==> flow/design.v (excerpt) <==
module CentralProcessingUnit (
  input clock,
  input reset,
  input handInterruptSignalIn,
  input [15:0] IF_memory_read,
  output [15:0] IF_address,
  input [15:0] MEM_memory_read,
  output [1:0] MEM_memory_control,
  output [15:0] MEM_memory_address,
  output [15:0] MEM_target_value,
  output [175:0] register_value
);
wire [15:0] programCounter_0;   
wire [15:0] programCounter_1;   
wire [15:0] programCounter_2;   
wire [15:0] programCounter_3;   
wire [15:0] programCounter_4;   
wire [15:0] programCounter_5;   
wire [15:0] instruction_1_origin;
wire [15:0] instruction_1_selected;
wire [15:0] instruction_2;
wire [15:0] instruction_3;
wire [15:0] instruction_4;
wire [3:0] firstRegisterAddress;
wire [15:0] firstRegisterValueOrigin;
wire [15:0] firstRegisterValueMiddle;
wire [15:0] firstRegisterValueFinal;
wire [3:0] secondRegisterAddress;
wire [15:0] secondRegisterValueOrigin;
wire [15:0] secondRegisterValueMiddle;
wire [15:0] secondRegisterValueFinal;
wire [3:0] targetRegisterAddress_2;
wire [3:0] targetRegisterAddress_3;
wire [3:0] targetRegisterAddress_4;
wire [15:0] targetValue_3;
wire [15:0] targetValue_4;
wire t;
wire [2:0] jumpControl;
wire [1:0] memoryControl;
wire [15:0] dataMemoryAddress;
wire [15:0] dataFetched;
wire [3:0] interruptIndex;
wire interruptSignalDecoder;
wire interruptSignalHandler;
wire interruptSignalHardware;
wire interruptInstructionSignal;
wire [15:0] interruptInstruction;
ProgramCounterAdder pcAdder (
  clock,
  reset,
  programCounter_0,
  instruction_1_selected,
  firstRegisterValueFinal,
  t,
  interruptSignalHandler,
  interruptInstructionSignal,
  jumpControl,
  programCounter_0
);
InstructionFetcher fetcher (
  .clk(clock),
  .rst(reset),
  .current_PC(programCounter_0),
  .mem_read(IF_memory_read),
  .current_IR_addr(IF_address),
  .current_IR(instruction_1_origin)
);
InstructionDecoder decoder (
  clock,
  reset,
  instruction_1_selected,
  firstRegisterAddress,
  secondRegisterAddress,
  ...
Settings: LEC_CHECK=0, ABC_AREA=0, CAP_MARGIN=20, CORE_MARGIN=2, CORE_UTILIZATION=41, PLACE_DENSITY_LB_ADDON=0.28, SETUP_SLACK_MARGIN=0.4, SLEW_MARGIN=20; clock period 6.57 ns.
run.sh (not shown) runs the stock make flow with config.mk's settings and CLKGATE_MAP_FILE=.
The first run completed and failed the layout checks on setup timing.
Edit:
--- a/flow/config.mk
+++ b/flow/config.mk
@@ -8 +7,0 @@
-export ABC_AREA = 0
@@ -11,3 +10,4 @@
-export CORE_UTILIZATION = 41
-export PLACE_DENSITY_LB_ADDON = 0.28
-export SETUP_SLACK_MARGIN = 0.4
+export CORE_UTILIZATION = 40
+export CTS_CLUSTER_DIAMETER = 90
+export PLACE_DENSITY = 0.6
+export SETUP_SLACK_MARGIN = 3.02
==> flow/constraint.sdc (replaced) <==
create_clock -name core_clock -period 11.0 [get_ports {clock}]
set_input_delay 2.2000 -clock core_clock [delete_from_list [all_inputs] [get_ports {clock}]]
set_output_delay 2.2000 -clock core_clock [all_outputs]
set_load 0.01 [all_outputs]
After rerunning: Now the flow finished with timing, DRC and antenna clean. Global-route usage stays flat. Synthesized area stays the same. Sequential power went down by well over a third.
Edit:
--- a/flow/config.mk
+++ b/flow/config.mk
@@ -11 +10,0 @@
-export CTS_CLUSTER_DIAMETER = 90
@@ -13 +12 @@
-export SETUP_SLACK_MARGIN = 3.02
+export SETUP_SLACK_MARGIN = 0.51
==> flow/constraint.sdc (replaced) <==
create_clock -name core_clock -period 10.8 [get_ports {clock}]
set_input_delay 2.1600 -clock core_clock [delete_from_list [all_inputs] [get_ports {clock}]]
set_output_delay 2.1600 -clock core_clock [all_outputs]
set_load 0.01 [all_outputs]
Outcome: Total power is lower by 13%; clock-buffer cell count is higher by 2; utilization is lower by 10 points; final cell count is lower by about 10%; synthesized area does not change; combinational power is lower by about 30%; clock skew is higher by 0.018 ns; synthesized cell count does not change; sequential share of layout area is higher by 6.2 points.
Edit:
--- a/flow/config.mk
+++ b/flow/config.mk
@@ -10 +10,2 @@
-export CORE_UTILIZATION = 40
+export CORE_UTILIZATION = 70
+export CTS_CLUSTER_SIZE = 42
@@ -12 +12,0 @@
-export SETUP_SLACK_MARGIN = 0.51
==> flow/constraint.sdc (replaced) <==
create_clock -name core_clock -period 7.05 [get_ports {clock}]
set_input_delay 1.4100 -clock core_clock [delete_from_list [all_inputs] [get_ports {clock}]]
set_output_delay 1.4100 -clock core_clock [all_outputs]
set_load 0.01 [all_outputs]
What happened: The new run finished but fails on setup timing. Worst hold slack gains 0.015 ns. Wire length grows by roughly a tenth. Worst setup slack gets worse by 1.7 ns. Design area rises by a few percent. Clock-buffer cell count drops by 3. Non-clock buffer count rises by 228. Synthesized area does not change. Total power increases by well over a third.
No activity file was given, so power comes from the tool's default toggle rates.
